**run.sh**
```bash
#!/bin/bash
# the make line also repeats each setting of config.mk as NAME=value (left out here)
make -C /OpenROAD-flow-scripts/flow DESIGN_CONFIG=/design/flow/config.mk WORK_HOME=/design/flow/orfs CLKGATE_MAP_FILE= finish
```
**constraint.sdc**
```tcl
create_clock -name core_clock -period 7.23 [get_ports {clk}]
set_input_delay 1.4460 -clock core_clock [delete_from_list [all_inputs] [get_ports {clk}]]
set_output_delay 1.4460 -clock core_clock [all_outputs]
set_load 0.01 [all_outputs]
```
**config.mk**
```make
export PLATFORM = sky130hd
export DESIGN_NAME = recon_top_level
export DESIGN_NICKNAME = recon_top_level
export VERILOG_FILES = /design/flow/design.v
export SDC_FILE = /design/flow/constraint.sdc
export NUM_CORES = 4
export LEC_CHECK = 0
export ABC_AREA = 1
export CAP_MARGIN = 20
export CORE_MARGIN = 6
export CORE_UTILIZATION = 67
export GPL_ROUTABILITY_DRIVEN = 0
export MIN_ROUTING_LAYER = met1
export SETUP_SLACK_MARGIN = 1.63
export SLEW_MARGIN = 40
export TNS_END_PERCENT = 95
```
**design.v**
```verilog
`timescale 1ns / 1ps
module add_sub #(parameter WIDTH = 15)(
input signed [WIDTH:0] a,b,
input sel, 
output signed [WIDTH:0] out
);
wire [WIDTH+1:0] sum;
assign sum = sel?a-b:a+b;
assign out = {sum[WIDTH+1],sum[WIDTH-1:0]};
endmodule
`timescale 1ns / 1ps
module mux #(parameter WIDTH = 15)(
input [WIDTH:0] a,b,
input sel,
output [WIDTH:0]out
);
assign out = sel?b:a;
endmodule
`timescale 1ns / 1ps
module shifter#(parameter WIDTH = 15)(
input signed [WIDTH:0] a,
output signed [WIDTH:0] b,
input m , 
input [3:0] i
);
assign b = m? (a)>>>i :((i!=0)?(a)>>>(i-1):a);
endmodule
`timescale 1ns / 1ps
module rom#(parameter WIDTH = 15)(
input clk,
input sel ,
input [3:0] i,
output [WIDTH:0] rom_out
    );
 reg [WIDTH:0] rom_mem [0:19] ;
 initial begin
 rom_mem[0] =  16'b0000010000000000;
 rom_mem[1] =  16'b0000001000000000;
 rom_mem[2] =  16'b0000000100000000;
 rom_mem[3] =  16'b0000000010000000;
 rom_mem[4] =  16'b0000000001000000;
 rom_mem[5] =  16'b0000000000100000;
 rom_mem[6] =  16'b0000000000010000;
 rom_mem[7] =  16'b0000000000001000;
 rom_mem[8] =  16'b0000000000000100;
 rom_mem[9] =  16'b0000000000000010;
 rom_mem[10] =  16'b0000001000110010;
 rom_mem[11] =  16'b0000000100000110;
 rom_mem[12] =  16'b0000000010000001;
 rom_mem[13] =  16'b0000000001000000;
 rom_mem[14] =  16'b0000000000100000;
 rom_mem[15] =  16'b0000000000010000;
 rom_mem[16] =  16'b0000000000001000;
 rom_mem[17] =  16'b0000000000000100;
 rom_mem[18] =  16'b0000000000000010;
 rom_mem[19] =  16'b0000000000000001;
 end   
 assign rom_out = sel?rom_mem[i+9]:rom_mem[i-1];
endmodule
`timescale 1ns / 1ps
module recon_controlpath(
input clk,reset,
output reg selmx,selmy,selmz,
output reg [3:0]  i
);
reg start;
always @ (posedge clk) begin
    if(reset) begin 
        i <= 0;
        selmx <= 0;
        selmy <= 0;
        selmz <= 0; 
        start <= 1;
    end
    else if(start) begin
        if(i!=0) begin
        selmx <= 1;
        selmy <= 1;
        selmz <= 1; 
        end
        if(i != 10) begin
         i <= i+1;
        end
        else if (i==10) begin
            start <= 0;
            i <= 0;
            selmx <= 0;
            selmy <= 0;
            selmz <= 0; 
        end
    end
end
endmodule
`timescale 1ns / 1ps
module recon_datapath#(parameter WIDTH = 15)(
input clk,
input m,div,
input [WIDTH:0] Xo,Yo,Zo ,
input selmx,selmy,selmz,
output reg [WIDTH:0] Xout,Yout, Zout,
input [WIDTH:0] z_rom,
input [3:0] i
);
wire [WIDTH:0] x_mux, y_mux , z_mux;
wire [WIDTH:0] x_asout, y_asout , z_asout; 
wire [WIDTH:0] x_fout;
mux m_x(Xo , Xout , selmx , x_mux);
mux m_y(Yo , Yout , selmy , y_mux);
mux m_z(Zo , Zout , selmz , z_mux);
reg [WIDTH:0] Xi , Yi , Zi;
wire di = div?(~y_mux[15]):z_mux[15];
always @ (posedge clk) begin 
if(i!=0) begin
    Xout <= x_fout;
    Yout <= y_asout;
    Zout <= z_asout;
end
end
wire [WIDTH:0] x_sft, y_sft; 
shifter shftx(x_mux ,x_sft ,m, i);
shifter shfty(y_mux ,y_sft,m, i);
add_sub X_as(x_mux , y_sft ,di, x_asout);
add_sub Y_as(y_mux , x_sft ,di, y_asout);
add_sub Z_as(z_mux , z_rom ,~(di), z_asout);
mux m_xout(x_mux, x_asout , m , x_fout);
endmodule
`timescale 1ns / 1ps
module recon#(parameter WIDTH = 15)(
input clk,reset,m,div,
input [WIDTH:0] Xo, Yo ,Zo,
output [WIDTH:0] Xout , Yout , Zout,
output [3:0] i
);
wire selmx,selmy,selmz;
wire [WIDTH:0] rom_out ;
recon_datapath dt(clk,m,div,Xo,Yo,Zo,selmx, selmy,selmz,Xout, Yout, Zout ,rom_out, i);
recon_controlpath ct(clk,reset,selmx,selmy,selmz,i);
rom rm(clk,m,i,rom_out);
endmodule
`timescale 1ns / 1ps
module latch#(parameter WIDTH=15)(
input [WIDTH:0] Xout,Yout,Zout,
input [3:0] i,
input clk,reset,
output reg [WIDTH:0] X_H,Y_H,Z_H,
input af_en);
always@(posedge clk) begin
    if(reset) begin
        X_H<=16'b0;
        Y_H<=16'b0;
        Z_H<=16'b0;
    end
    else if(i==10&af_en)begin
        X_H<=16'b0000010011010100;
        Y_H<=16'b0;
        Z_H<=Yout;
    end
end
endmodule
`timescale 1ns / 1ps
module ResetLogic#(parameter WIDTH=15 )(
input ext_reset,
input clk,
output reg reset1,reset2,reset3,complete
);
reg [5:0] counter;
always@(posedge clk)begin
    if(ext_reset) begin
        reset1<=1;
        reset2<=1;
        reset3 <=1;
        complete <= 0;
        counter<=0;
    end
    else if(counter==0)begin
        counter<=counter+1;
        reset1<=0;
    end
    else if(counter==11) begin
        reset2<=0;
        counter <= counter + 1;
    end
    else if (counter == 22) begin 
        reset3 <= 0;
        counter <= counter + 1;
    end
    else if(counter ==33) begin
        complete <= 1;
    end
    else if(counter <34) begin 
        counter <= counter + 1;
    end
end
endmodule
`timescale 1ns / 1ps
module Neuron#(parameter WIDTH=15)(
input [WIDTH:0] Xo,Yo,Zo,
input clk,reset,
output [WIDTH:0] Sin_H,Cos_H,Z, 
output reset3,complete,
output [WIDTH:0] Yout,
input af_en
);
wire reset1,reset2;
wire zz;
assign Z=Yout;
wire[WIDTH:0] Xout,Zout;
wire [3:0] i1,i2;
wire [WIDTH:0] X_H,Y_H,Z_H;
reg [3:0] i1_d;
ResetLogic RL(reset,clk,reset1,reset2,reset3,complete);
recon linear(clk,reset1,1'b0,1'b0,Xo, Yo ,Zo,Xout , Yout , Zout, i1);
always @(posedge clk) i1_d <= i1;
latch l1(Xout,Yout,Zout, i1_d,clk,reset1,X_H,Y_H,Z_H,af_en);
recon hyperbolic(clk,reset2,1'b1,1'b0,X_H,Y_H,Z_H,Cos_H,Sin_H,zz,i2);
endmodule
`timescale 1ns / 1ps
module recon_top_level#(parameter WIDTH = 15)( 
input [WIDTH:0] Xo, Zo , Yo,
input clk,
input ext_reset,
input [1:0] sel,
output [WIDTH:0] mac_out,
output [WIDTH:0] f,
input af_en,
output complete
);
wire [WIDTH:0] z, coshz, sinhz;
wire reset3;
Neuron #(WIDTH)inneuron(Xo,Yo,Zo,clk,ext_reset, sinhz,coshz,z,reset3,complete,mac_out,af_en);
wire sign_z=z[WIDTH];
wire [WIDTH:0]relu ;
assign relu=sign_z?0:z;
wire [WIDTH:0] ez, ez_1;
add_sub #(WIDTH) adder1(coshz, sinhz, sel[0], ez);
add_sub #(WIDTH) adder2(ez, 16'b0000010000000000, sel[0], ez_1);
wire [WIDTH:0] w2,w3;
wire [WIDTH:0] divisor , dividend;
mux  #(WIDTH)m1(ez, coshz, sel[0], w2);
mux #(WIDTH) m2(ez_1, sinhz, sel[0], w3);
wire [WIDTH:0] div_out;
assign divisor =  {w3[15], (w3[14:0]>>2) };
assign dividend = {w2[15], (w2[14:0]>>2) };
wire [WIDTH:0] X_divout,Y_divout;
recon #(WIDTH) r_div(
 clk,reset3,1'b0,1'b1,
divisor, dividend ,16'b0,
 X_divout , Y_divout , div_out
);
assign f=sel[1]?(sel[0]?mac_out:relu):div_out;  
endmodule
```
==> notes.md, run 1 <==
impl run done, here's what came out: Synthesized Nets=3,036, adder share=0.108, tool warnings=49, Finished Layout Cells=3,450, Core Area=28,200 sq um, placed inst area=21,600 sq um, P&R area growth vs syn=23.8%, YS chip area=19,500 sq um, cell depth of the worst setup path=50, final setup margin=0.369 ns, first-pass GRT wire length=94,500 microns, complex-gate fraction of the synthesized area=0.151, Synthesis Warnings=7, reg2reg setup slack=0.42 ns, Data arrival, critical path=7.07 ns, Critical Path RT=7.44 ns, H-Tree Depth=4, Mapped Cells=2,819, Routed WL=63,300 microns, clock-net power=0.00103 W, max incr delay on CP=0.41 ns, post-layout period usage=0.949, synth cell count leaders=nand2_1 (722), inv_1 (360), nor2_1 (226), Sequential Power Share=0.327, slowest CP cell=fa_2, clock sink total=199, TritonCTS clock tree=done, Seq. pwr=0.00159 W, I/O Buffers=85, asr flop ratio synth=0, FF+latch count, synth=199, cell with the most instances after synthesis=nand2_1, Post-Synth XOR/XNOR Area=0.0909, WP buf/inv=9, Total Nets Final=3,276, CTS buffer count=17, critical path class=in2reg, Post-Syn Area=19,500 sq um, Sw Share=0.388, origin of the worst setup path=sel[0], post-route design area=24,100 sq um, grt total ovfl=0, count of library flops with an enable pin=144, Synth cell types=61, crit-path leading delay family=simple AND/OR/NAND/NOR gates, r2r startpoint=inneuron.hyperbolic.dt.Yout[0], via count=21.1k, worst slew pin tran=0.807 ns, Fin Clk Skew=0.0166 ns, Global Route Usage Sum=0.343, # fillers=1,620, Placed Cells=3,320, Post-synth seq share=0.279, Latency at later pin=0.45 ns, Hold EP=inneuron.i1_d[1], Final Setup Violations=0, Mean Syn Cell Area=6.91 sq um, DP Worst Slack=-0.544 ns, PD cells=202 nW/um^2, largest net degree at the start of global routing=56, fin crit period=6.86 ns, clock share of power=0.211, crit-path most repeated cell=nand2_2, Fin. Hold Viols=0, status=finished clean, Root Buffer=clkbuf_16, WL/cell=18.3 microns, Area leader share=0.222, die area=33,300 sq um, clock-pin slew on the worst setup and hold paths=0.08 ns, post-route DRC violation count=0, Avg Vias per Cell=6.11, Pre-Repair DR Iteration Count=9, Logic pwr share=0.462, CP Max Fanout=5, reg2reg path depth=49, vias in the first global route=19.5k, worst hold path class=reg2reg, Die Height=182 microns, top cells, area=edfxtp_1 (22%), nand2_1 (14%), ha_1 (10%), Net Sw Power=0.00189 W, highest-power group=combinational logic, # diodes=0, worst relative slew slack=0.456, unrepaired setup endpoints after global routing=yes, Leak=11.5 nW, Multiplexer share=0.00411, io pins=86, Iteration-0 DRC Markers=2,767, Die X=182 microns, Synth area leader=edfxtp_1, worst vdd ir=0.211 mV, CP endpoint=r_div.dt.Yout[15], Max-cap violations=0, Worst Hold Margin=0.446 ns, fp_density=0.691, hold path start=inneuron.linear.ct.i[1], Final HPWL DP=43,200 microns, number of core rows=61, Reg2Reg Capture Point=r_div.dt.Yout[15], fin. max-slew vios=0, post-route antenna net violation count=0, crit path capture type=register, Comb group=0.00225 W, internal power=0.00298 W, total chip power=0.00487 W, main flop type=edfxtp_1, fmax=146 MHz, yosys simple share=0.274, ys cells=2,819, initial antenna violation count=0, clock buffer depth=2, Startpoint Class=primary input, Synth logic family=simple AND/OR/NAND/NOR gates, hold path cells=0
## metal layers
layer	share of wire	global-route usage	vias up
met2	0.46	0.569	1455
met4	0.056	0.164	0
met5	0	0	-
met1	0.37	0.434	9557
met3	0.11	0.0585	318
li1	-	-	9753
## per-stage QoR
stage | util | setup TNS [ns]
CTS | 0.821 | 0
floorplan | - | 0
detailed placement | 0.766 | -2.14
global placement | 0.766 | -1.16
finish | 0.856 | 0
global route | 0.856 | -0.0655
## layout make-up
class	instances	area [sq um]	share of cell area
Sequential cell	199	5440	0.225
Clock inverter	12	153	0.00633
Multi-Input combinational cell	2154	13400	0.556
Timing Repair Buffer	311	2720	0.113
Timing Repair inverter	1	5.00	0.000208
Clock buffer	20	458	0.0190
Tap cell	378	473	0.0196
Inverter	375	1450	0.0600
## repair_timing
item,in CTS,in global routing
setup endpoints to repair,31,34
resized,119,192
pin swaps,72,98
hold buffers,0,0
buffers inserted,55,38
gates cloned,4,1
==> run 2: changes to the inputs <==
Settings changed: CORE_MARGIN 6 to 2, CORE_UTILIZATION 67 to 71, CTS_CLUSTER_SIZE set to 71, HOLD_SLACK_MARGIN set to 0.3, MAX_ROUTING_LAYER set to met4, PLACE_DENSITY_LB_ADDON set to 0.01, SETUP_SLACK_MARGIN 1.63 to 0.85, SLEW_MARGIN 40 to 5.
Clock period 7.23 ns to 7.22 ns, I/O delays scaled along.
==> run 2 against run 1 <==
Compared with the run above: combinational power shrank 4%; now fails the layout checks on negative setup slack; clock power grew 6%; first-iteration DRC count grew 84%; via count grew 9.0%; clock-buffer cell count shrank 2; synthesized area is the same; sequential power is essentially flat; highest routed layer unchanged; non-clock buffer count shrank 26; routed wire length grew 18%; largest power group unchanged; worst hold slack gained 0.029 ns; cell count shrank 1.6%; die size shrank 14%.
==> notes.md, run 2 <==
impl run done, here's what came out: number of core rows=60 (was 61), Die Height=170 microns (was 182 microns), grt total ovfl=0 (unchanged), clock buffer depth=2 (unchanged), # fillers=1,356 (was 1,620), cell with the most instances after synthesis=nand2_1 (unchanged), Logic pwr share=0.449 (was 0.462), Max-cap violations=0 (unchanged), adder share=0.108 (unchanged), clock-pin slew on the worst setup and hold paths=0.09 ns (was 0.08 ns), unrepaired setup endpoints after global routing=yes (unchanged), Data arrival, critical path=8.36 ns (was 7.07 ns), crit path capture type=register (unchanged), post-layout period usage=1.13 (was 0.949), io pins=86 (unchanged), Multiplexer share=0.00411 (unchanged), synth cell count leaders=nand2_1 (722), inv_1 (360), nor2_1 (226) (unchanged), Leak=11.3 nW (was 11.5 nW), post-route core utilization=0.879 (was 0.856), origin of the worst setup path=sel[0] (unchanged), highest-power group=combinational logic (unchanged), complex-gate fraction of the synthesized area=0.151 (unchanged), via count=23.0k (was 21.1k), Die X=170 microns (was 182 microns), Synth cell types=61 (unchanged), clock-net power=0.00109 W (was 0.00103 W), Hold EP=inneuron.RL.complete (was inneuron.i1_d[1]), initial antenna violation count=10 (was 0), Worst Hold Margin=0.474 ns (was 0.446 ns), clock share of power=0.225 (was 0.211), largest net degree at the start of global routing=56 (unchanged), Post-Synth XOR/XNOR Area=0.0909 (unchanged), Latency at later pin=0.48 ns (was 0.45 ns), YS chip area=19,500 sq um (unchanged), Comb group=0.00217 W (was 0.00225 W), first-pass GRT wire length=93,500 microns (was 94,500 microns), Final Setup Violations=11 (was 0), Post-synth seq share=0.279 (unchanged), Synthesized Nets=3,036 (unchanged), DP Worst Slack=-0.446 ns (was -0.544 ns), placed inst area=21,500 sq um (was 21,600 sq um), max incr delay on CP=0.39 ns (was 0.41 ns), Mean Syn Cell Area=6.91 sq um (unchanged), cell depth of the worst setup path=51 (was 50), Area leader share=0.222 (unchanged), FF+latch count, synth=199 (unchanged), Reg2Reg Capture Point=r_div.dt.Yout[15] (unchanged), Final HPWL DP=42,400 microns (was 43,200 microns), violated checks=negative setup slack, Total Nets Final=3,246 (was 3,276), I/O Buffers=85 (unchanged), main flop type=edfxtp_1 (unchanged), WP buf/inv=8 (was 9), Startpoint Class=primary input (unchanged), count of library flops with an enable pin=144 (unchanged), Sequential Power Share=0.327 (about the same), slowest CP cell=fa_2 (unchanged), status=failed layout checks (was finished clean), CP Max Fanout=6 (was 5), hold path cells=2 (was 0), ys cells=2,819 (unchanged), CTS buffer count=17 (unchanged), Root Buffer=clkbuf_16 (unchanged), Post-Syn Area=19,500 sq um (unchanged), TritonCTS clock tree=done (unchanged), Sw Share=0.412 (was 0.388), Net Sw Power=0.00199 W (was 0.00189 W), post-route DRC violation count=0 (unchanged), cts hold-fix bufs=0 (unchanged), Global Route Usage Sum=0.416 (was 0.343), Synth logic family=simple AND/OR/NAND/NOR gates (unchanged), Iteration-0 DRC Markers=5,092 (was 2,767), Mapped Cells=2,819 (unchanged), yosys simple share=0.274 (unchanged), Seq. pwr=0.00158 W (was 0.00159 W), Core Area=27,000 sq um (was 28,200 sq um), H-Tree Depth=4 (unchanged), critical path class=in2reg (unchanged), Fin Clk Skew=0.0218 ns (was 0.0166 ns), Reg area=5430 sq um (was 5440 sq um), CP endpoint=r_div.dt.Yout[15] (unchanged), Synthesis Warnings=7 (unchanged), reg2reg path depth=48 (was 49), fin crit period=8.15 ns, worst relative slew slack=0.251 (was 0.456), Logic area=13,100 sq um (was 13,400 sq um), post-route design area=23,700 sq um (was 24,100 sq um), r2r startpoint=inneuron.hyperbolic.dt.Yout[7] (was inneuron.hyperbolic.dt.Yout[0]), worst slew pin tran=1.12 ns (was 0.807 ns), WL/cell=22.0 microns (was 18.3 microns), crit-path leading delay family=simple AND/OR/NAND/NOR gates (unchanged), crit-path most repeated cell=nand2_2 (unchanged), top cells, area=edfxtp_1 (22%), nand2_1 (14%), ha_1 (10%) (unchanged), Fin. Hold Viols=0 (unchanged), tool warnings=47 (was 49), Routed WL=74,500 microns (was 63,300 microns), reg2reg setup slack=-0.92 ns (was 0.42 ns), die area=28,800 sq um (was 33,300 sq um), fin. max-slew vios=0 (unchanged), worst hold path class=reg2reg (unchanged), PD cells=204 nW/um^2 (was 202 nW/um^2), final setup margin=-0.927 ns (was 0.369 ns), Avg Vias per Cell=6.77 (was 6.11), fp_density=0.722 (was 0.691), internal power=0.00284 W (was 0.00298 W), hold path start=inneuron.RL.complete (was inneuron.linear.ct.i[1]), post-route antenna net violation count=0 (unchanged), clock sink total=199 (unchanged), vias in the first global route=19.7k (was 19.5k), Synth area leader=edfxtp_1 (unchanged), worst vdd ir=0.246 mV (was 0.211 mV), Critical Path RT=7.43 ns (was 7.44 ns), P&R area growth vs syn=21.6% (was 23.8%), Pre-Repair DR Iteration Count=15 (was 9), asr flop ratio synth=0 (unchanged), fmax=123 MHz
-- run 2: what timing repair did --
| item | 4_1_cts | 5_1_grt |
|---|---|---|
| pin swaps | 64 | 75 |
| setup buffers | 29 | 35 |
| endpoints found under the setup margin | 16 | 20 |
| cloned | 3 | 0 |
| gates resized | 62 | 159 |
| endpoints found under the hold margin | 0 | 0 |
-- run 2: final cells by class --
class	count	area share
Inverter	375	0.0601
Tap cell	341	0.0180
Multi-Input combinational cell	2151	0.554
Clock inverter	14	0.00824
Sequential cell	199	0.229
Antenna cell	12	0.00127
Timing Repair Buffer	285	0.110
Clock buffer	18	0.0190
-- run 2: stage by stage --
stage | cells | TNS, ns | power, W
2_1_floorplan | 2819 | 0 | 0.00273
3_3_place_gp | 3283 | -0.543 | 0.00326
5_1_grt | 3393 | -10.38 | 0.00501
3_5_place_dp | 3283 | -1.27 | 0.00333
6_report | 3395 | -5.87 | 0.00483
4_1_cts | 3347 | 0 | 0.00446
-- run 2: metal layers --
metal | GRT usage | part of all wire
met5 | - | 0
met2 | 0.684 | 0.42
met4 | 0.228 | 0.10
met3 | 0.0725 | 0.15
met1 | 0.485 | 0.32
==> run 3: changes to the inputs <==
Settings changed: CORE_UTILIZATION 71 to 68, CTS_CLUSTER_SIZE 71 to 74, GPL_ROUTABILITY_DRIVEN 0 to unset, HOLD_SLACK_MARGIN 0.3 to 0.29, MAX_ROUTING_LAYER met4 to unset, MIN_ROUTING_LAYER met1 to unset, PLACE_DENSITY_LB_ADDON 0.01 to unset, SETUP_SLACK_MARGIN 0.85 to -0.46, SLEW_MARGIN 5 to 20, TNS_END_PERCENT 95 to unset.
Clock period 7.22 ns to 4.62 ns, I/O delays scaled along.
==> run 3 against run 2 <==
Compared with the run above: the run now fails in global routing; synthesized cell count stayed put; die size rose by 4.3%; synthesized area unchanged.
==> notes.md, run 3 <==
yosys + openroad results -> Multiplexer share=0.00411 (unchanged), placed inst area=23,900 sq um (was 21,500 sq um), Post-synth seq share=0.279 (unchanged), Final HPWL DP=47,900 microns (was 42,400 microns), Mean Syn Cell Area=6.91 sq um (unchanged), grt total ovfl=140, status=stopped before the end (was failed layout checks), asr flop ratio synth=0 (unchanged), die area=30,000 sq um (was 28,800 sq um), top cells, area=edfxtp_1 (22%), nand2_1 (14%), ha_1 (10%) (unchanged), clock buffer depth=2 (unchanged), Post-Syn Area=19,500 sq um (unchanged), Core Area=28,000 sq um (was 27,000 sq um), clock sink total=199 (unchanged), GP Congestion=1.07, number of core rows=61 (was 60), Placed Cells=3,637 (was 3,283), complex-gate fraction of the synthesized area=0.151 (unchanged), adder share=0.108 (unchanged), Area leader share=0.222 (unchanged), synth cell count leaders=nand2_1 (722), inv_1 (360), nor2_1 (226) (unchanged), cts hold-fix bufs=0 (unchanged), FF+latch count, synth=199 (unchanged), Mapped Cells=2,819 (unchanged), Synth cell types=61 (unchanged), Global Route Usage Sum=0.806, Failed at=global routing, Synth area leader=edfxtp_1 (unchanged), I/O Buffers=85 (unchanged), Root Buffer=clkbuf_16 (unchanged), H-Tree Depth=4 (unchanged), CTS buffer count=17 (unchanged), io pins=86 (unchanged), YS chip area=19,500 sq um (unchanged), Post-Synth XOR/XNOR Area=0.0909 (unchanged), Log Error=[ERROR GRT-0232] Routing congestion too high. Check the congestion heatmap in the GUI., Synthesized Nets=3,036 (unchanged), Synthesis Warnings=7 (unchanged), fp_density=0.695 (was 0.722), yosys simple share=0.274 (unchanged), Synth logic family=simple AND/OR/NAND/NOR gates (unchanged), ys cells=2,819 (unchanged), Die X=173 microns (was 170 microns), main flop type=edfxtp_1 (unchanged), count of library flops with an enable pin=144 (unchanged), Die Height=173 microns (was 170 microns), cell with the most instances after synthesis=nand2_1 (unchanged)
[run 3: through the flow]
step,utilization,hold WS [ns],TNS [ns],setup WS [ns]
after floorplan,-,0.400,-22.63,-1.82
after global placement,0.855,0.441,-50.10,-2.43
after detailed placement,0.855,0.459,-57.80,-2.74
after CTS,0.908,0.470,-29.10,-1.75
[run 3: metal layers]
| metal | GRT overflow | track usage |
|---|---|---|
| met1 | 3 | 0.799 |
| met2 | 75 | 0.957 |
| met3 | 4 | 0.668 |
| met4 | 58 | 0.834 |
| met5 | 0 | 0.333 |
[run 3: timing repair]
item / in CTS
gates cloned: 1
setup buffers: 46
resized: 129
pin swaps: 75
endpoints found under the setup margin: 30
==> run 4: changes to the inputs <==
Settings changed: HOLD_SLACK_MARGIN 0.29 to -0.1, SETUP_SLACK_MARGIN -0.46 to 1.39.
Clock period 4.62 ns to 5.75 ns, I/O delays scaled along.
==> run 4 against run 3 <==
Compared with the run above: the run again fails in global routing; synthesized cell count stayed put; synthesized area is the same; die size did not move.
==> notes.md, run 4 <==
yosys + openroad results -> status=stopped before the end (unchanged), Failed at=global routing (unchanged), Log Error=[ERROR DPL-0038] Utilization greater than 100%, impossible to legalize (was [ERROR GRT-0232] Routing congestion too high. Check the congestion heatmap in the GUI.), number of core rows=61 (unchanged), Synth logic family=simple AND/OR/NAND/NOR gates (unchanged), I/O Buffers=85 (unchanged), Die Height=173 microns (unchanged), Core Area=28,000 sq um (unchanged), Post-synth seq share=0.279 (unchanged), Mean Syn Cell Area=6.91 sq um (unchanged), ys cells=2,819 (unchanged), FF+latch count, synth=199 (unchanged), Post-Syn Area=19,500 sq um (unchanged), main flop type=edfxtp_1 (unchanged), Die X=173 microns (unchanged), H-Tree Depth=4 (unchanged), count of library flops with an enable pin=144 (unchanged), Final HPWL DP=47,000 microns (was 47,900 microns), Synthesized Nets=3,036 (unchanged), top cells, area=edfxtp_1 (22%), nand2_1 (14%), ha_1 (10%) (unchanged), adder share=0.108 (unchanged), cell with the most instances after synthesis=nand2_1 (unchanged), Area leader share=0.222 (unchanged), complex-gate fraction of the synthesized area=0.151 (unchanged), clock buffer depth=2 (unchanged), Synth area leader=edfxtp_1 (unchanged), GP Congestion=1.02 (was 1.07), Mapped Cells=2,819 (unchanged), Multiplexer share=0.00411 (unchanged), CTS buffer count=17 (unchanged), Root Buffer=clkbuf_16 (unchanged), io pins=86 (unchanged), Synth cell types=61 (unchanged), die area=30,000 sq um (unchanged), clock sink total=199 (unchanged), Synthesis Warnings=7 (unchanged), synth cell count leaders=nand2_1 (722), inv_1 (360), nor2_1 (226) (unchanged), cts hold-fix bufs=0 (unchanged), YS chip area=19,500 sq um (unchanged), fp_density=0.695 (unchanged), Post-Synth XOR/XNOR Area=0.0909 (unchanged), asr flop ratio synth=0 (unchanged), yosys simple share=0.274 (unchanged)
## run 4: per-stage QoR
stage	util	instances	worst slack [ns]	area, sq um
after floorplan	-	2819	-0.911	19900
after detailed placement	0.812	3457	-1.79	22700
after CTS	0.900	3584	-0.677	25200
after global placement	0.812	3457	-1.53	22700
## run 4: repair_timing
item,in CTS
endpoints found under the setup margin,85
gates cloned,2
buffers inserted,93
pin swaps,155
hold endpoints to repair,0
gates resized,352
==> run 5: changes to the inputs <==
Settings changed: CORE_UTILIZATION 68 to 72, CTS_CLUSTER_DIAMETER set to 374, CTS_CLUSTER_SIZE 74 to 99, HOLD_SLACK_MARGIN -0.1 to unset, SETUP_SLACK_MARGIN 1.39 to 0.9, TNS_END_PERCENT set to 10.
Clock period 5.75 ns to 7.22 ns, I/O delays scaled along.
==> run 5 against run 4 <==
Compared with the run above: the layout now fails its checks (negative setup slack); synthesized area is the same; synthesized cell count is the same; die size shrank 5.4%.
==> notes.md, run 5 <==
impl run done, here's what came out: Hold EP=inneuron.i1_d[3], PD cells=200 nW/um^2, Fin. Hold Viols=0, Pre-Repair DR Iteration Count=17, Data arrival, critical path=8.13 ns, Core Area=26,700 sq um (was 28,000 sq um), Final HPWL DP=45,000 microns (was 47,000 microns), via count=22.0k, io pins=86 (unchanged), Synthesis Warnings=7 (unchanged), Mapped Cells=2,819 (unchanged), unrepaired setup endpoints after global routing=yes, Routed WL=70,500 microns, Reg2Reg Capture Point=r_div.dt.Yout[13], total chip power=0.00465 W, Logic area=13,000 sq um, crit-path leading delay family=simple AND/OR/NAND/NOR gates, tool warnings=49, I/O Buffers=85 (unchanged), clock-net power=0.00103 W, critical path class=reg2reg, highest-power group=combinational logic, Area leader share=0.222 (unchanged), Mean Syn Cell Area=6.91 sq um (unchanged), cell depth of the worst setup path=45, asr flop ratio synth=0 (unchanged), Synth cell types=61 (unchanged), main flop type=edfxtp_1 (unchanged), Startpoint Class=register, CTS buffer count=17 (unchanged), post-route core utilization=0.869, worst slew pin tran=1.15 ns, Die Height=168 microns (was 173 microns), Latency at later pin=0.47 ns, fmax=126 MHz, Fin Clk Skew=0.0203 ns, Global Route Usage Sum=0.441, count of library flops with an enable pin=144 (unchanged), clock share of power=0.221, internal power=0.00273 W, clock sink total=199 (unchanged), CP Max Fanout=4, fin crit period=7.91 ns, crit-path most repeated cell=nand2_1, worst vdd ir=0.240 mV, grt total ovfl=0, slowest CP cell=edfxtp_1, Post-Synth XOR/XNOR Area=0.0909 (unchanged), synth cell count leaders=nand2_1 (722), inv_1 (360), nor2_1 (226) (unchanged), # fillers=1,440, origin of the worst setup path=inneuron.hyperbolic.dt.Yout[0], WL/cell=20.9 microns, fin. max-slew vios=0, post-route DRC violation count=0, post-route antenna net violation count=0, Post-Syn Area=19,500 sq um (unchanged), max incr delay on CP=0.51 ns, yosys simple share=0.274 (unchanged), Avg Vias per Cell=6.51, Synth logic family=simple AND/OR/NAND/NOR gates (unchanged), Critical Path RT=7.44 ns, Net Sw Power=0.00192 W, initial antenna violation count=8, adder share=0.108 (unchanged), complex-gate fraction of the synthesized area=0.151 (unchanged), clock-pin slew on the worst setup and hold paths=0.09 ns, Comb group=0.00204 W, top cells, area=edfxtp_1 (22%), nand2_1 (14%), ha_1 (10%) (unchanged), Die X=168 microns (was 173 microns), Logic pwr share=0.438, fp_density=0.729 (was 0.695), die area=28,400 sq um (was 30,000 sq um), DP Worst Slack=-0.675 ns (was -1.79 ns), violated checks=negative setup slack, Sw Share=0.413, reg2reg path depth=45, status=failed layout checks (was stopped before the end), Seq. pwr=0.00159 W, ys cells=2,819 (unchanged), clock buffer depth=2 (unchanged), FF+latch count, synth=199 (unchanged), P&R area growth vs syn=19.2%, hold path start=inneuron.linear.ct.i[3], final setup margin=-0.685 ns, post-layout period usage=1.09, YS chip area=19,500 sq um (unchanged), Synth area leader=edfxtp_1 (unchanged), hold path cells=0, vias in the first global route=20.6k, crit path capture type=register, cell with the most instances after synthesis=nand2_1 (unchanged), r2r startpoint=inneuron.hyperbolic.dt.Yout[0], GP Congestion=1.01 (was 1.02), Iteration-0 DRC Markers=3,613, worst hold path class=reg2reg, Root Buffer=clkbuf_16 (unchanged), Finished Layout Cells=3,373, Synthesized Nets=3,036 (unchanged), number of core rows=60 (was 61), Post-synth seq share=0.279 (unchanged), CP endpoint=r_div.dt.Yout[13], Leak=11.2 nW, Max-cap violations=0, Placed Cells=3,288 (was 3,457), Reg area=5430 sq um, reg2reg setup slack=-0.69 ns, largest net degree at the start of global routing=56, TritonCTS clock tree=done, Total Nets Final=3,232, Sequential Power Share=0.341, Final Setup Violations=11, H-Tree Depth=4 (unchanged), WP buf/inv=6, first-pass GRT wire length=100,000 microns, Multiplexer share=0.00411 (unchanged), worst relative slew slack=0.230
run 5: timing repair:
item | CTS | global route
cloned | 3 | 0
hold buffers | 0 | 0
endpoints found under the setup margin | 19 | 23
pin swaps | 47 | 71
resized | 80 | 78
setup buffers | 27 | 19
run 5: per-stage QoR:
| step | TNS (ns) | hold slack [ns] | area, sq um |
|---|---|---|---|
| 2_1_floorplan | 0 | 0.400 | 19700 |
| 3_3_place_gp | -1.89 | 0.438 | 21500 |
| 3_5_place_dp | -3.92 | 0.446 | 21500 |
| 4_1_cts | 0 | 0.463 | 22700 |
| 5_1_grt | -4.58 | 0.482 | 23200 |
| 6_report | -2.86 | 0.464 | 23200 |
run 5: per-layer routing:
metal / vias up / routed length (microns) / GRT usage
met5: - / 105 / 0
met4: 6 / 6100 / 0.292
met3: 606 / 9940 / 0.0952
met2: 1830 / 30700 / 0.735
met1: 9843 / 23700 / 0.514
li1: 9671 / - / -
run 5: layout make-up:
type,count,share of cell area
multi-input cells,2154,0.561
inverters,375,0.0612
clock inverters,15,0.00771
flip-flops and latches,199,0.234
diodes,4,0.000431
repair buffers,268,0.0988
clock buffers,17,0.0183
well taps,341,0.0184
==> run 6: changes to the inputs <==
Settings changed: CTS_CLUSTER_DIAMETER 374 to unset, CTS_CLUSTER_SIZE 99 to unset, GPL_ROUTABILITY_DRIVEN set to 0, HOLD_SLACK_MARGIN set to -0.08, MAX_ROUTING_LAYER set to met4, MIN_ROUTING_LAYER set to met1, PLACE_DENSITY_LB_ADDON set to 0.2, SETUP_SLACK_MARGIN 0.9 to 1.03, SLEW_MARGIN 20 to 40, TNS_END_PERCENT 10 to 45.
Clock period 7.22 ns to 7.44 ns, I/O delays scaled along.
==> run 6 against run 5 <==
Compared with the run above: global-route usage decreased by 1.9 points; combinational power decreased by 7%; now clean on timing, DRC and antenna; core utilization decreased by 0.66 points; sequential share of layout area increased by 0.19 points; die size unchanged.
==> notes.md, run 6 <==
impl run done, here's what came out: H-Tree Depth=4 (unchanged), Sequential Power Share=0.342 (was 0.341), Net Sw Power=0.00180 W (was 0.00192 W), Fin. Hold Viols=0 (unchanged), internal power=0.00263 W (was 0.00273 W), hold path cells=1 (was 0), PD cells=192 nW/um^2 (was 200 nW/um^2), via count=21.7k (was 22.0k), WP buf/inv=13 (was 6), Latency at later pin=0.48 ns (was 0.47 ns), Final Setup Violations=0 (was 11), count of library flops with an enable pin=144 (unchanged), post-route DRC violation count=0 (unchanged), CTS buffer count=17 (unchanged), TritonCTS clock tree=done (unchanged), initial antenna violation count=1 (was 8), Die Height=168 microns (unchanged), Avg Vias per Cell=6.50 (was 6.51), Synthesized Nets=3,036 (unchanged), asr flop ratio synth=0 (unchanged), I/O Buffers=85 (unchanged), yosys simple share=0.274 (unchanged), worst vdd ir=0.242 mV (was 0.240 mV), FF+latch count, synth=199 (unchanged), Total Nets Final=3,198 (was 3,232), Seq. pwr=0.00152 W (was 0.00159 W), Post-Synth XOR/XNOR Area=0.0909 (unchanged), fin crit period=7.17 ns, cell with the most instances after synthesis=nand2_1 (unchanged), post-route antenna net violation count=0 (unchanged), worst slew pin tran=0.833 ns (was 1.15 ns), hold path start=inneuron.RL.reset2 (was inneuron.linear.ct.i[3]), fin. max-slew vios=0 (unchanged), Reg2Reg Capture Point=r_div.dt.Yout[15] (was r_div.dt.Yout[13]), Comb group=0.00190 W (was 0.00204 W), vias in the first global route=20.1k (was 20.6k), Final HPWL DP=41,800 microns (was 45,000 microns), CP Max Fanout=7 (was 4), Post-synth seq share=0.279 (unchanged), reg2reg setup slack=0.37 ns (was -0.69 ns), Iteration-0 DRC Markers=3,525 (was 3,613), Mean Syn Cell Area=6.91 sq um (unchanged), Startpoint Class=primary input (was register), fp_density=0.729 (unchanged), reg2reg path depth=52 (was 45), Multiplexer share=0.00411 (unchanged), post-layout period usage=0.963 (was 1.09), Routed WL=64,800 microns (was 70,500 microns), placed inst area=21,300 sq um (was 21,500 sq um), ys cells=2,819 (unchanged), Fin Clk Skew=0.0228 ns (was 0.0203 ns), Mapped Cells=2,819 (unchanged), origin of the worst setup path=sel[0] (was inneuron.hyperbolic.dt.Yout[0]), post-route design area=23,000 sq um (was 23,200 sq um), Sw Share=0.406 (was 0.413), Synth cell types=61 (unchanged), DP Worst Slack=-0.367 ns (was -0.675 ns), first-pass GRT wire length=94,600 microns (was 100,000 microns), io pins=86 (unchanged), Synthesis Warnings=7 (unchanged), Area leader share=0.222 (unchanged), cell depth of the worst setup path=50 (was 45), final setup margin=0.272 ns (was -0.685 ns), Root Buffer=clkbuf_16 (unchanged), WL/cell=19.4 microns (was 20.9 microns), Logic pwr share=0.428 (was 0.438), max incr delay on CP=0.30 ns (was 0.51 ns), clock-net power=0.00102 W (was 0.00103 W), complex-gate fraction of the synthesized area=0.151 (unchanged), worst hold path class=reg2reg (unchanged), clock-pin slew on the worst setup and hold paths=0.09 ns (about the same), YS chip area=19,500 sq um (unchanged), Global Route Usage Sum=0.422 (was 0.441), Core Area=26,700 sq um (unchanged), Post-Syn Area=19,500 sq um (unchanged), clock sink total=199 (unchanged), Synth area leader=edfxtp_1 (unchanged), adder share=0.108 (unchanged), worst relative slew slack=0.441 (was 0.230), Critical Path RT=7.65 ns (was 7.44 ns), slowest CP cell=ha_4 (was edfxtp_1), Hold EP=inneuron.hyperbolic.ct.i[2] (was inneuron.i1_d[3]), Pre-Repair DR Iteration Count=10 (was 17), unrepaired setup endpoints after global routing=yes (unchanged), fmax=140 MHz, Synth logic family=simple AND/OR/NAND/NOR gates (unchanged), r2r startpoint=inneuron.hyperbolic.dt.Yout[0] (unchanged), Data arrival, critical path=7.38 ns (was 8.13 ns), Leak=11.0 nW (was 11.2 nW), P&R area growth vs syn=18.3% (was 19.2%), Die X=168 microns (unchanged), Max-cap violations=0 (unchanged), crit path capture type=register (unchanged), main flop type=edfxtp_1 (unchanged), number of core rows=60 (unchanged), grt total ovfl=0 (unchanged), highest-power group=combinational logic (unchanged), crit-path leading delay family=simple AND/OR/NAND/NOR gates (unchanged), clock buffer depth=2 (unchanged), clock share of power=0.229 (was 0.221), CP endpoint=r_div.dt.Yout[15] (was r_div.dt.Yout[13]), cts hold-fix bufs=0 (unchanged), largest net degree at the start of global routing=56 (unchanged), die area=28,400 sq um (unchanged), tool warnings=47 (was 49), status=finished clean (was failed layout checks), critical path class=in2reg (was reg2reg), synth cell count leaders=nand2_1 (722), inv_1 (360), nor2_1 (226) (unchanged), top cells, area=edfxtp_1 (22%), nand2_1 (14%), ha_1 (10%) (unchanged)
## run 6: what timing repair did
item / in CTS / in global routing
resized: 81 / 71
pin swaps: 56 / 53
setup buffers: 20 / 19
setup endpoints to repair: 15 / 16
cloned: 2 / 1
endpoints found under the hold margin: 0 / 0
## run 6: routing by layer
metal | vias to the layer above | GRT usage | part of all wire
met4 | 0 | 0.245 | 0.089
met5 | - | - | 0
li1 | 9587 | - | -
met2 | 1801 | 0.699 | 0.45
met3 | 597 | 0.0687 | 0.12
met1 | 9683 | 0.488 | 0.34
## run 6: cell type report
cell class	instances	area [sq um]
Antenna cell	1	2.50
Clock buffer	17	425
Clock inverter	15	204
Fill cell	1430	3690
Inverter	375	1420
Multi-Input combinational cell	2152	13000
Sequential cell	199	5430
Tap cell	341	427
Timing Repair Buffer	236	2090
## run 6: through the flow
stage / hold WS, ns / TNS, ns / utilization / total power [W] / cells
6_report: 0.440 / 0 / 0.862 / 0.00443 / 3336
5_1_grt: 0.466 / -0.0450 / 0.862 / 0.00459 / 3336
4_1_cts: 0.440 / 0 / 0.843 / 0.00426 / 3315
3_5_place_dp: 0.427 / -0.761 / 0.798 / 0.00321 / 3261
3_3_place_gp: 0.423 / -0.181 / 0.798 / 0.00315 / 3261
2_1_floorplan: 0.400 / 0 / - / 0.00265 / 2819
==> run 7: changes to the inputs <==
Settings changed: CORE_ASPECT_RATIO set to 0.5, CTS_CLUSTER_DIAMETER set to 400, CTS_CLUSTER_SIZE set to 10, GPL_ROUTABILITY_DRIVEN 0 to unset, HOLD_SLACK_MARGIN -0.08 to unset, MAX_ROUTING_LAYER met4 to unset, MIN_ROUTING_LAYER met1 to unset, PLACE_DENSITY set to 0.41, PLACE_DENSITY_LB_ADDON 0.2 to unset, SETUP_SLACK_MARGIN 1.03 to 0.28, SLEW_MARGIN 40 to 20, TNS_END_PERCENT 45 to 5.
Clock period 7.44 ns to 2.55 ns, I/O delays scaled along.
==> run 7 against run 6 <==
Compared with the run above: synthesized area unchanged; the run now fails in detailed placement; die size rose by 0.28%; synthesized cell count unchanged.
==> notes.md, run 7 <==
yosys + openroad results -> main flop type=edfxtp_1 (unchanged), count of library flops with an enable pin=144 (unchanged), FF+latch count, synth=199 (unchanged), Post-Syn Area=19,500 sq um (unchanged), io pins=86 (unchanged), adder share=0.108 (unchanged), status=stopped before the end (was finished clean), Synth cell types=61 (unchanged), Mapped Cells=2,819 (unchanged), GP Congestion=1.03, synth cell count leaders=nand2_1 (722), inv_1 (360), nor2_1 (226) (unchanged), Log Error=Error: detail_place.tcl, 38 bad optional access, die area=28,500 sq um (was 28,400 sq um), Failed at=detailed placement, top cells, area=edfxtp_1 (22%), nand2_1 (14%), ha_1 (10%) (unchanged), Synth area leader=edfxtp_1 (unchanged), Synth logic family=simple AND/OR/NAND/NOR gates (unchanged), Multiplexer share=0.00411 (unchanged), Die X=237 microns (was 168 microns), Die Height=120 microns (was 168 microns), Post-Synth XOR/XNOR Area=0.0909 (unchanged), I/O Buffers=85 (unchanged), Mean Syn Cell Area=6.91 sq um (unchanged), number of core rows=42 (was 60), Core Area=26,500 sq um (was 26,700 sq um), fp_density=0.735 (was 0.729), asr flop ratio synth=0 (unchanged), Synthesized Nets=3,036 (unchanged), Post-synth seq share=0.279 (unchanged), ys cells=2,819 (unchanged), complex-gate fraction of the synthesized area=0.151 (unchanged), Area leader share=0.222 (unchanged), cell with the most instances after synthesis=nand2_1 (unchanged), YS chip area=19,500 sq um (unchanged), Synthesis Warnings=7 (unchanged), yosys simple share=0.274 (unchanged)
## run 7: metrics by stage
stage | setup WS (ns) | cells | setup TNS [ns]
floorplan | -3.48 | 2819 | -172.70
global placement | -3.93 | 3921 | -212.20
==> run 8: changes to the inputs <==
Settings changed: CORE_ASPECT_RATIO 0.5 to unset, CTS_CLUSTER_DIAMETER 400 to 396, CTS_CLUSTER_SIZE 10 to 99, PLACE_DENSITY 0.41 to unset, SETUP_SLACK_MARGIN 0.28 to unset, TNS_END_PERCENT 5 to unset.
Clock period 2.55 ns to 6.48 ns, I/O delays scaled along.
==> run 8 against run 7 <==
Compared with the run above: the layout now fails its checks (negative setup slack); synthesized area unchanged; synthesized cell count unchanged; die size down 0.28%.
==> notes.md, run 8 <==
impl run done, here's what came out: total chip power=0.00518 W, crit path capture type=register, Total Nets Final=3,273, I/O Buffers=85 (unchanged), Seq. pwr=0.00177 W, Latency at later pin=0.47 ns, TritonCTS clock tree=done, CTS buffer count=17, Mapped Cells=2,819 (unchanged), Sw Share=0.410, r2r startpoint=inneuron.hyperbolic.dt.Yout[1], Global Route Usage Sum=0.429, worst slew pin tran=0.885 ns, # fillers=1,366, Synth logic family=simple AND/OR/NAND/NOR gates (unchanged), Final HPWL DP=44,600 microns, WP buf/inv=9, reg2reg setup slack=-0.81 ns, Leak=11.4 nW, Critical Path RT=6.71 ns, CP endpoint=r_div.dt.Yout[15], Sequential Power Share=0.341, internal power=0.00306 W, fmax=135 MHz, hold path cells=2, Multiplexer share=0.00411 (unchanged), Die X=168 microns (was 237 microns), vias in the first global route=20.5k, Core Area=26,700 sq um (was 26,500 sq um), slowest CP cell=nand3_1, status=failed layout checks (was stopped before the end), post-layout period usage=1.14, clock-pin slew on the worst setup and hold paths=0.09 ns, Fin Clk Skew=0.0144 ns, Area leader share=0.222 (unchanged), post-route antenna net violation count=0, final setup margin=-0.934 ns, clock buffer depth=2, Avg Vias per Cell=6.52, clock-net power=0.00117 W, placed inst area=21,900 sq um, post-route core utilization=0.887, reg2reg path depth=47, worst vdd ir=0.232 mV, largest net degree at the start of global routing=56, post-route design area=23,700 sq um, Net Sw Power=0.00212 W, Synthesized Nets=3,036 (unchanged), origin of the worst setup path=sel[0], Pre-Repair DR Iteration Count=15, Mean Syn Cell Area=6.91 sq um (unchanged), Iteration-0 DRC Markers=3,607, clock sink total=199, top cells, area=edfxtp_1 (22%), nand2_1 (14%), ha_1 (10%) (unchanged), Logic pwr share=0.434, Routed WL=69,300 microns, Comb group=0.00225 W, count of library flops with an enable pin=144 (unchanged), worst hold path class=reg2reg, highest-power group=combinational logic, YS chip area=19,500 sq um (unchanged), crit-path leading delay family=simple AND/OR/NAND/NOR gates, CP Max Fanout=5, H-Tree Depth=4, Hold EP=inneuron.RL.complete, Max-cap violations=0, fp_density=0.729 (was 0.735), Worst Hold Margin=0.473 ns, fin. max-slew vios=0, clock share of power=0.225, first-pass GRT wire length=98,100 microns, yosys simple share=0.274 (unchanged), FF+latch count, synth=199 (unchanged), Post-synth seq share=0.279 (unchanged), fin crit period=7.41 ns, synth cell count leaders=nand2_1 (722), inv_1 (360), nor2_1 (226) (unchanged), Post-Syn Area=19,500 sq um (unchanged), number of core rows=60 (was 42), GP Congestion=1.01 (was 1.03), Reg2Reg Capture Point=r_div.dt.Yout[15], Post-Synth XOR/XNOR Area=0.0909 (unchanged), Final Setup Violations=12, max incr delay on CP=0.49 ns, initial antenna violation count=7, Fin. Hold Viols=0, io pins=86 (unchanged), Data arrival, critical path=7.65 ns, ys cells=2,819 (unchanged), Synthesis Warnings=7 (unchanged), Synth area leader=edfxtp_1 (unchanged), tool warnings=48, critical path class=in2reg, Root Buffer=clkbuf_16, complex-gate fraction of the synthesized area=0.151 (unchanged), PD cells=219 nW/um^2, Synth cell types=61 (unchanged), hold path start=inneuron.RL.complete, crit-path most repeated cell=nand3_2, Die Height=168 microns (was 120 microns), worst relative slew slack=0.405, die area=28,400 sq um (was 28,500 sq um), WL/cell=20.3 microns, unrepaired setup endpoints after global routing=yes, grt total ovfl=0, P&R area growth vs syn=21.8%, via count=22.3k, asr flop ratio synth=0 (unchanged), DP Worst Slack=-1.02 ns, cell with the most instances after synthesis=nand2_1 (unchanged), main flop type=edfxtp_1 (unchanged), post-route DRC violation count=0, cell depth of the worst setup path=46, adder share=0.108 (unchanged), violated checks=negative setup slack, Startpoint Class=primary input
==> run 8: per-stage QoR <==
stage | setup TNS [ns] | cells
after floorplan | -0.569 | 2819
after global placement | -6.74 | 3339
after detailed placement | -9.34 | 3339
after CTS | 0 | 3392
after global routing | -11.14 | 3410
final | -6.63 | 3415
==> run 8: repair_timing <==
item                       in CTS  in global routing
pin swaps                      57                 85
hold buffers                    0                  0
setup endpoints to repair      11                 16
buffers inserted               17                 18
gates resized                  67                122
cloned                          4                  0
==> run 8: per-layer routing <==
layer,wire length [microns],GRT usage
met1,23400,0.515
met3,9100,0.0706
met2,30700,0.730
met5,82,0
met4,6090,0.253
==> run 8: area by class of cell <==
class / count / area, sq um / share of cell area
Antenna cell: 5 / 12.5 / 0.000528
Inverter: 375 / 1430 / 0.0601
Multi-Input combinational cell: 2151 / 13100 / 0.552
Clock buffer: 17 / 425 / 0.0179
Timing Repair Buffer: 312 / 2720 / 0.115
Tap cell: 341 / 427 / 0.0180
Sequential cell: 199 / 5430 / 0.229
Clock inverter: 15 / 190 / 0.00802
==> run 9: changes to the inputs <==
Settings changed: ABC_AREA 1 to unset, CELL_PAD_IN_SITES_GLOBAL_PLACEMENT set to 1, CORE_ASPECT_RATIO set to 1.05, CORE_MARGIN 2 to 7, CORE_UTILIZATION 72 to 32, CTS_CLUSTER_DIAMETER 396 to 319, CTS_CLUSTER_SIZE 99 to 67, GPL_ROUTABILITY_DRIVEN set to 1, MIN_ROUTING_LAYER set to met2, SLEW_MARGIN 20 to 40.
Clock period 6.48 ns to 10.4 ns, I/O delays scaled along.
==> run 9 against run 8 <==
Compared with the run above: the run now finishes clean; clock skew grew 0.014 ns; sequential share of layout area rose by 1.0 points; register-to-register slack better by 2.1 ns.
==> notes.md, run 9 <==
impl run done, here's what came out: origin of the worst setup path=sel[0] (unchanged), TritonCTS clock tree=done (unchanged), Hold EP=inneuron.l1.Z_H[8] (was inneuron.RL.complete), cell depth of the worst setup path=37 (was 46), complex-gate fraction of the synthesized area=0.211 (was 0.151), Sequential Power Share=0.356 (was 0.341), WP buf/inv=2 (was 9), clock sink total=199 (unchanged), vias in the first global route=27.5k (was 20.5k), Global Route Usage Sum=0.296 (was 0.429), Worst Hold Margin=0.469 ns (was 0.473 ns), critical path class=in2reg (unchanged), reg2reg path depth=41 (was 47), Multiplexer share=0.106 (was 0.00411), Post-CTS Setup Bufs=0 (was 17), post-route DRC violation count=0 (unchanged), Reg area=5430 sq um (about the same), first-pass GRT wire length=108,000 microns (was 98,100 microns), Post-Syn Area=20,200 sq um (was 19,500 sq um), top cells, area=edfxtp_1 (21%), ha_1 (9.7%), xnor2_1 (5.8%) (was edfxtp_1 (22%), nand2_1 (14%), ha_1 (10%)), Net Sw Power=0.00122 W (was 0.00212 W), YS chip area=20,200 sq um (was 19,500 sq um), Synth logic family=AND-OR/OR-AND gates (was simple AND/OR/NAND/NOR gates), via count=25.2k (was 22.3k), max incr delay on CP=0.53 ns (was 0.49 ns), Mean Syn Cell Area=8.27 sq um (was 6.91 sq um), grt total ovfl=0 (unchanged), Seq. pwr=0.00110 W (was 0.00177 W), Synth area leader=edfxtp_1 (unchanged), FF+latch count, synth=199 (unchanged), status=finished clean (was failed layout checks), Root Buffer=clkbuf_16 (unchanged), Sw Share=0.394 (was 0.410), Startpoint Class=primary input (unchanged), synth cell count leaders=nand2_1 (293), nor2_1 (223), a21oi_1 (218) (was nand2_1 (722), inv_1 (360), nor2_1 (226)), Reg2Reg Capture Point=r_div.dt.Yout[15] (unchanged), fin crit period=9.52 ns, hold path cells=2 (unchanged), worst vdd ir=0.134 mV (was 0.232 mV), worst slew pin tran=0.939 ns (was 0.885 ns), count of library flops with an enable pin=144 (unchanged), Avg Vias per Cell=7.61 (was 6.52), Leak=8.69 nW (was 11.4 nW), tool warnings=44 (was 48), highest-power group=combinational logic (unchanged), cts hold-fix bufs=0 (unchanged), largest net degree at the start of global routing=56 (unchanged), CP endpoint=r_div.dt.Yout[15] (unchanged), post-layout period usage=0.916 (was 1.14), Synthesis Warnings=7 (unchanged), slowest CP cell=fa_1 (was nand3_1), Fin Clk Skew=0.0283 ns (was 0.0144 ns), crit-path most repeated cell=a21oi_1 (was nand3_2), Latency at later pin=0.52 ns (was 0.47 ns), Routed WL=71,400 microns (was 69,300 microns), Pre-Repair DR Iteration Count=43 (was 15), Final HPWL DP=53,200 microns (was 44,600 microns), crit-path leading delay family=AND-OR/OR-AND gates (was simple AND/OR/NAND/NOR gates), crit path capture type=register (unchanged), die area=70,400 sq um (was 28,400 sq um), CP Max Fanout=16 (was 5), post-route core utilization=0.363 (was 0.887), r2r startpoint=inneuron.hyperbolic.dt.Yout[0] (was inneuron.hyperbolic.dt.Yout[1]), cell with the most instances after synthesis=nand2_1 (unchanged), unrepaired setup endpoints after global routing=no (was yes), hold path start=inneuron.l1.Z_H[8] (was inneuron.RL.complete), PD cells=136 nW/um^2 (was 219 nW/um^2), WL/cell=21.5 microns (was 20.3 microns), fp_density=0.323 (was 0.729), Area leader share=0.214 (was 0.222), Critical Path RT=10.68 ns (was 6.71 ns), number of core rows=94 (was 60), Synthesized Nets=2,664 (was 3,036), Core Area=62,600 sq um (was 26,700 sq um), Post-synth seq share=0.268 (was 0.279), H-Tree Depth=4 (unchanged), setup_tns=0 ns (was -6.63 ns), fin. max-slew vios=0 (unchanged), Die Height=272 microns (was 168 microns), clock share of power=0.246 (was 0.225), Logic pwr share=0.398 (was 0.434), Mapped Cells=2,447 (was 2,819), Final Setup Violations=0 (was 12), Post-Synth XOR/XNOR Area=0.0851 (was 0.0909), Data arrival, critical path=9.80 ns (was 7.65 ns), clock buffer depth=2 (unchanged), internal power=0.00187 W (was 0.00306 W), Iteration-0 DRC Markers=3,700 (was 3,607), Comb group=0.00123 W (was 0.00225 W), P&R area growth vs syn=12.3% (was 21.8%), clock-net power=0.000759 W (was 0.00117 W), Logic area=13,900 sq um (was 13,100 sq um), total chip power=0.00309 W (was 0.00518 W), ys cells=2,447 (was 2,819), asr flop ratio synth=0 (unchanged), Die X=259 microns (was 168 microns), worst hold path class=reg2reg (unchanged), Total Nets Final=2,703 (was 3,273), Synth cell types=99 (was 61), fmax=105 MHz, initial antenna violation count=0 (was 7), CTS buffer count=17 (unchanged), adder share=0.104 (was 0.108), worst relative slew slack=0.374 (was 0.405), post-route antenna net violation count=0 (unchanged), main flop type=edfxtp_1 (unchanged), I/O Buffers=85 (unchanged), clock-pin slew on the worst setup and hold paths=0.10 ns (was 0.09 ns), io pins=86 (unchanged), CTS resizes=0 (was 67), Fin. Hold Viols=0 (unchanged), # fillers=6,563 (was 1,366), yosys simple share=0.177 (was 0.274), reg2reg setup slack=1.30 ns (was -0.81 ns), GP Congestion=0.952 (was 1.01), Max-cap violations=0 (unchanged)
run 9: per-stage QoR:
step / setup WS (ns) / cell area, sq um / cells
detailed placement: 0.475 / 22100 / 3282
floorplan: 0.543 / 20200 / 2447
CTS: 1.04 / 22700 / 3314
global route: 0.264 / 22700 / 3315
global placement: 0.593 / 22000 / 3282
finish: 0.878 / 22700 / 3316
run 9: layer usage:
metal	global-route usage	routed length, microns	vias up
met3	0.414	29800	520
li1	-	-	8780
met2	0.351	36600	7053
met5	0.0847	581	-
met4	0.0450	4400	26
met1	-	0	8842
run 9: layout make-up:
class | count | share of cell area
Multi-Input combinational cell | 1989 | 0.610
Timing Repair Buffer | 136 | 0.0541
Inverter | 143 | 0.0237
Clock inverter | 15 | 0.00898
Tap cell | 816 | 0.0449
Sequential cell | 199 | 0.239
Clock buffer | 17 | 0.0187
Antenna cell | 1 | 0.000110
==> run 10: changes to the inputs <==
Settings changed: CELL_PAD_IN_SITES_GLOBAL_PLACEMENT 1 to unset, CORE_ASPECT_RATIO 1.05 to unset, CORE_MARGIN 7 to 2, CORE_UTILIZATION 32 to 40, CTS_CLUSTER_DIAMETER 319 to unset, CTS_CLUSTER_SIZE 67 to unset, GPL_ROUTABILITY_DRIVEN 1 to unset, MIN_ROUTING_LAYER met2 to unset, SETUP_SLACK_MARGIN set to 1.58, SLEW_MARGIN 40 to 20.
Clock period 10.4 ns to 8.24 ns, I/O delays scaled along.
==> run 10 against run 9 <==
Compared with the run above: die size shrank 26%; critical path type unchanged; clock power increased by 19%; power increased by 30%; clock-buffer cell count is the same; routed wire length decreased by 8.5%; register-to-register slack got worse by 0.80 ns; first-iteration DRC count fell by 65%; sequential power increased by 26%; global-route usage shrank 5.3 points; core utilization is 13 points higher.
==> notes.md, run 10 <==
impl run done, here's what came out: clock buffer depth=2 (unchanged), Root Buffer=clkbuf_16 (unchanged), Synthesized Nets=2,664 (unchanged), cell depth of the worst setup path=37 (unchanged), via count=19.1k (was 25.2k), Comb group=0.00173 W (was 0.00123 W), origin of the worst setup path=sel[0] (unchanged), Synth cell types=99 (unchanged), Leak=9.68 nW (was 8.69 nW), tool warnings=47 (was 44), first-pass GRT wire length=101,000 microns (was 108,000 microns), crit path capture type=register (unchanged), synth cell count leaders=nand2_1 (293), nor2_1 (223), a21oi_1 (218) (unchanged), I/O Buffers=85 (unchanged), fin. max-slew vios=0 (unchanged), main flop type=edfxtp_1 (unchanged), fmax=129 MHz, clock-net power=0.000904 W (was 0.000759 W), CTS buffer count=17 (unchanged), Fin Clk Skew=0.0158 ns (was 0.0283 ns), post-route antenna net violation count=0 (unchanged), WL/cell=19.5 microns (was 21.5 microns), Total Nets Final=2,875 (was 2,703), Iteration-0 DRC Markers=1,285 (was 3,700), GP Congestion=0.988 (was 0.952), Core Area=50,100 sq um (was 62,600 sq um), Synth logic family=AND-OR/OR-AND gates (unchanged), worst vdd ir=0.161 mV (was 0.134 mV), Routed WL=65,300 microns (was 71,400 microns), vias in the first global route=18.4k (was 27.5k), Multiplexer share=0.106 (unchanged), unrepaired setup endpoints after global routing=yes (was no), adder share=0.104 (unchanged), setup_tns=0 ns (unchanged), Final Setup Violations=0 (unchanged), critical path class=in2reg (unchanged), Avg Vias per Cell=5.71 (was 7.61), crit-path most repeated cell=a21oi_2 (was a21oi_1), asr flop ratio synth=0 (unchanged), Synth area leader=edfxtp_1 (unchanged), Pre-Repair DR Iteration Count=5 (was 43), Area leader share=0.214 (unchanged), top cells, area=edfxtp_1 (21%), ha_1 (9.7%), xnor2_1 (5.8%) (unchanged), FF+latch count, synth=199 (unchanged), hold path cells=2 (unchanged), Latency at later pin=0.51 ns (was 0.52 ns), highest-power group=combinational logic (unchanged), r2r startpoint=inneuron.hyperbolic.dt.Yout[0] (unchanged), post-route DRC violation count=0 (unchanged), YS chip area=20,200 sq um (unchanged), crit-path leading delay family=AND-OR/OR-AND gates (unchanged), clock share of power=0.225 (was 0.246), Post-Synth XOR/XNOR Area=0.0851 (unchanged), die area=52,400 sq um (was 70,400 sq um), complex-gate fraction of the synthesized area=0.211 (unchanged), Reg2Reg Capture Point=r_div.dt.Yout[15] (unchanged), worst slew pin tran=1.04 ns (was 0.939 ns), Net Sw Power=0.00151 W (was 0.00122 W), Global Route Usage Sum=0.243 (was 0.296), io pins=86 (unchanged), Fin. Hold Viols=0 (unchanged), number of core rows=82 (was 94), Synthesis Warnings=7 (unchanged), cell with the most instances after synthesis=nand2_1 (unchanged), slowest CP cell=or4_1 (was fa_1), Mapped Cells=2,447 (unchanged), P&R area growth vs syn=21.1% (was 12.3%), count of library flops with an enable pin=144 (unchanged), Die X=229 microns (was 259 microns), Post-Syn Area=20,200 sq um (unchanged), Worst Hold Margin=0.463 ns (was 0.469 ns), clock sink total=199 (unchanged), # diodes=0 (was 1), worst hold path class=reg2reg (unchanged), reg2reg path depth=39 (was 41), reg2reg setup slack=0.50 ns (was 1.30 ns), Logic pwr share=0.431 (was 0.398), yosys simple share=0.177 (unchanged), final setup margin=0.464 ns (was 0.878 ns), WP buf/inv=2 (unchanged), Data arrival, critical path=8.03 ns (was 9.80 ns), largest net degree at the start of global routing=40 (was 56), Hold EP=inneuron.l1.Z_H[0] (was inneuron.l1.Z_H[8]), post-layout period usage=0.944 (was 0.916), ys cells=2,447 (unchanged), post-route design area=24,500 sq um (was 22,700 sq um), Seq. pwr=0.00139 W (was 0.00110 W), max incr delay on CP=0.42 ns (was 0.53 ns), Final HPWL DP=49,900 microns (was 53,200 microns), grt total ovfl=0 (unchanged), initial antenna violation count=2 (was 0), CP Max Fanout=5 (was 16), Startpoint Class=primary input (unchanged), PD cells=164 nW/um^2 (was 136 nW/um^2), H-Tree Depth=4 (unchanged), DP Worst Slack=-0.169 ns (was 0.475 ns), Post-synth seq share=0.268 (unchanged), TritonCTS clock tree=done (unchanged), placed inst area=22,900 sq um (was 22,100 sq um), fin crit period=7.78 ns, Die Height=229 microns (was 272 microns), clock-pin slew on the worst setup and hold paths=0.08 ns (was 0.10 ns), CP endpoint=r_div.dt.Yout[15] (unchanged), Placed Cells=3,260 (was 3,282), Mean Syn Cell Area=8.27 sq um (unchanged), internal power=0.00251 W (was 0.00187 W), Critical Path RT=8.49 ns (was 10.68 ns), worst relative slew slack=0.305 (was 0.374), Max-cap violations=0 (unchanged), fp_density=0.404 (was 0.323), status=finished clean (unchanged), Sw Share=0.375 (was 0.394), hold path start=inneuron.l1.Z_H[0] (was inneuron.l1.Z_H[8]), Finished Layout Cells=3,343 (was 3,316), Sequential Power Share=0.345 (was 0.356)
[run 10: metal layers]
| metal | track usage | routed length (microns) | up-vias |
|---|---|---|---|
| li1 | - | - | 9234 |
| met1 | 0.320 | 29200 | 9224 |
| met2 | 0.410 | 31100 | 553 |
| met3 | 0.0367 | 3450 | 89 |
| met4 | 0.0724 | 1550 | 0 |
| met5 | 0 | 0 | - |
[run 10: layout make-up]
class                      count  area, sq um
tap                          672          841
fill                        4899        25600
inverter                     143          544
sequential                   199         5430
multi-input combinational   1989        14500
clock inverter                15          180
timing repair buffer         308         2610
clock buffer                  17          425
[run 10: timing repair]
action / in CTS / in global routing
gates resized: 39 / 111
buffers inserted: 20 / 30
pin swaps: 31 / 53
setup endpoints to repair: 20 / 27
cloned: 0 / 1
hold buffers: 0 / 0
[run 10: per-stage QoR]
stage                util  power (W)
detailed placement  0.458    0.00300
finish              0.489    0.00402
floorplan               -    0.00241
global placement    0.458    0.00297
CTS                 0.475    0.00395
global route        0.489    0.00424
Power figures rest on the tool's default switching activity, not on a simulated workload.
